==> inputs of indigo <==
==> flow/design.v <==
module arctan #
	(
		parameter integer C_S00_AXIS_TDATA_WIDTH	= 32,
		parameter integer C_M00_AXIS_TDATA_WIDTH	= 32,
    parameter integer ITERATIONS = 16
	)
	(
		input wire  s00_axis_aclk, s00_axis_aresetn,
		input wire  s00_axis_tlast, s00_axis_tvalid,
		input wire [C_S00_AXIS_TDATA_WIDTH-1 : 0] s00_axis_tdata,
		input wire [(C_S00_AXIS_TDATA_WIDTH/8)-1: 0] s00_axis_tstrb,
		output logic  s00_axis_tready,
		input wire  m00_axis_aclk, m00_axis_aresetn,
		input wire  m00_axis_tready,
		output logic  m00_axis_tvalid, m00_axis_tlast,
		output logic [C_M00_AXIS_TDATA_WIDTH-1 : 0] m00_axis_tdata,
		output logic [(C_M00_AXIS_TDATA_WIDTH/8)-1: 0] m00_axis_tstrb
	);
  parameter int PI_15 = 102943;
  logic m00_axis_tvalid_reg, m00_axis_tlast_reg;
  logic [C_M00_AXIS_TDATA_WIDTH-1 : 0] m00_axis_tdata_reg;
  logic [(C_M00_AXIS_TDATA_WIDTH/8)-1: 0] m00_axis_tstrb_reg;
  logic signed [(C_S00_AXIS_TDATA_WIDTH/2)-1:0] x_pipe [ITERATIONS-1:0];
  logic signed [(C_S00_AXIS_TDATA_WIDTH/2)-1:0] y_pipe [ITERATIONS-1:0];
  logic signed [(C_S00_AXIS_TDATA_WIDTH)-1:0] phase [ITERATIONS-1:0];
  logic [ITERATIONS-1:0] valid_pipe, tlast_pipe;
  logic [(C_S00_AXIS_TDATA_WIDTH/8)-1:0] strobe_pipe [ITERATIONS-1:0];
  assign s00_axis_tready = m00_axis_tready || ~valid_pipe[ITERATIONS-1];
  assign m00_axis_tvalid = valid_pipe[ITERATIONS-1];
  assign m00_axis_tlast = tlast_pipe[ITERATIONS-1];
  assign m00_axis_tstrb = strobe_pipe[ITERATIONS-1];
  logic signed [(C_S00_AXIS_TDATA_WIDTH/2)-1:0] atan_lut [ITERATIONS-1:0];
  always_comb begin
        atan_lut[0] = 16'h6487;   
        atan_lut[1] = 16'h3B58;   
        atan_lut[2] = 16'h1F5B;   
        atan_lut[3] = 16'h0FEA;   
        atan_lut[4] = 16'h07FD;   
        atan_lut[5] = 16'h03FF;   
        atan_lut[6] = 16'h01FF;   
        atan_lut[7] = 16'h00FF;   
        atan_lut[8] = 16'h007F;   
        atan_lut[9] = 16'h003F;   
        atan_lut[10] = 16'h001F;   
        atan_lut[11] = 16'h000F;   
        atan_lut[12] = 16'h0007;   
        atan_lut[13] = 16'h0003;   
        atan_lut[14] = 16'h0001;   
        atan_lut[15] = 16'h0000;   
  end
  wire signed [(C_S00_AXIS_TDATA_WIDTH/2)-1:0] x_in = s00_axis_tdata[(C_S00_AXIS_TDATA_WIDTH/2)-1: 0];
  wire signed [(C_S00_AXIS_TDATA_WIDTH/2)-1:0] y_in = s00_axis_tdata[C_S00_AXIS_TDATA_WIDTH-1:(C_S00_AXIS_TDATA_WIDTH/2)];
  assign m00_axis_tdata = phase[ITERATIONS-1];
  always_ff @(posedge s00_axis_aclk)begin
    if (s00_axis_aresetn==0)begin
      for (int i = 0; i < ITERATIONS; i++) begin
                x_pipe[i] <= '0;
                y_pipe[i] <= '0;
                phase[i] <= '0;
                valid_pipe[i] <= 1'b0;
                strobe_pipe[i] <= '0;
                tlast_pipe[i] <= 1'b0;
      end
    end else begin
      if (s00_axis_tready)begin
        if (s00_axis_tvalid) begin
            if ((x_in < 0 ) && (y_in< 0)) begin
              x_pipe[0] <= -x_in;
              y_pipe[0] <= -y_in;
              phase[0] <= -PI_15;
            end else if ((x_in < 0 ) && (y_in >= 0)) begin
              x_pipe[0] <= -x_in;
              y_pipe[0] <= -y_in;
              phase[0] <= PI_15;
            end else begin
              x_pipe[0] <= x_in;
              y_pipe[0] <= y_in;
              phase[0] <= '0;
            end
            valid_pipe[0] <= 1'b1;
            tlast_pipe[0] <= s00_axis_tlast;
            strobe_pipe[0] <= s00_axis_tstrb;
        end else begin
            valid_pipe[0] <= 1'b0;
            tlast_pipe[0] <= 1'b0;
            strobe_pipe[0] <= '0;
        end
        for (int i = 1; i < ITERATIONS; i++) begin
            if (valid_pipe[i-1]) begin
              if (y_pipe[i-1] >= 0) begin
                x_pipe[i] <= x_pipe[i-1] + (y_pipe[i-1] >>> i-1);
                y_pipe[i] <= y_pipe[i-1] - (x_pipe[i-1] >>> i-1);
                phase[i] <= phase[i-1] + atan_lut[i-1];
              end else begin
                x_pipe[i] <= x_pipe[i-1] - (y_pipe[i-1] >>> i-1);
                y_pipe[i] <= y_pipe[i-1] + (x_pipe[i-1] >>> i-1);
                phase[i] <= phase[i-1] - atan_lut[i-1];
              end
              valid_pipe[i] <= valid_pipe[i-1];
              strobe_pipe[i] <= strobe_pipe[i-1];
              tlast_pipe[i] <= tlast_pipe[i-1];
            end else begin
              valid_pipe[i] <= 0;
              strobe_pipe[i] <= 0;
              tlast_pipe[i] <= 0;
            end
        end
      end
    end
  end
endmodule
==> flow/run.sh <==
#!/bin/bash
# the make line also repeats each setting of config.mk as NAME=value (left out here)
make -C /OpenROAD-flow-scripts/flow DESIGN_CONFIG=/design/flow/config.mk WORK_HOME=/design/flow/orfs CLKGATE_MAP_FILE= finish
==> flow/config.mk <==
export PLATFORM = sky130hd
export DESIGN_NAME = arctan
export DESIGN_NICKNAME = arctan
export VERILOG_FILES = /design/flow/design.v
export SDC_FILE = /design/flow/constraint.sdc
export NUM_CORES = 4
export LEC_CHECK = 0
export ABC_AREA = 1
export CAP_MARGIN = 20
export CORE_MARGIN = 2
export CORE_UTILIZATION = 70
export SETUP_SLACK_MARGIN = 0.27
export SLEW_MARGIN = 20
==> flow/constraint.sdc <==
create_clock -name core_clock -period 2.71 [get_ports {s00_axis_aclk}]
set_input_delay 0.5420 -clock core_clock [delete_from_list [all_inputs] [get_ports {s00_axis_aclk}]]
set_output_delay 0.5420 -clock core_clock [all_outputs]
set_load 0.01 [all_outputs]
==> yarrow: changes against indigo <==
ABC_AREA = not set   (was 1)
CORE_UTILIZATION = 72   (was 70)
PLACE_DENSITY = 0.64   (was not set)
SETUP_SLACK_MARGIN = 0.7   (was 0.27)
==> flow/constraint.sdc (replaced) <==
create_clock -name core_clock -period 3.82 [get_ports {s00_axis_aclk}]
set_input_delay 0.7640 -clock core_clock [delete_from_list [all_inputs] [get_ports {s00_axis_aclk}]]
set_output_delay 0.7640 -clock core_clock [all_outputs]
set_load 0.01 [all_outputs]
==> qor summary <==
metric	indigo	yarrow
Effective utilization at floorplan	0.705	0.725
Syn Inst Count	15700	10400
Area after detailed placement	96700 µm²	79000 µm²
Cell count after placement	17500	11400
Width of the die	365 µm	330 µm
Outcome	stopped before the end	stopped before the end
Stage where the flow stopped	global routing (5_1_grt)	global routing (5_1_grt)
Parity-gate share of the synthesized area counting xor and xnor cells	0.0542	0.112
Share of synthesized cell area in and-or and or-and compound cells	0.167	0.220
Yosys cell types	59	98
Worst slack at placement	-0.166 ns	-0.0134 ns
Cell Area, Synth	91300 µm²	76300 µm²
Adder and majority cell fraction of the synthesized area	0.0895	0.108
Floorplan row count	132	119
Post-CTS sizing	512	476
Chip Area, Yosys	91300 µm²	76300 µm²
Overall die height	365 µm	330 µm
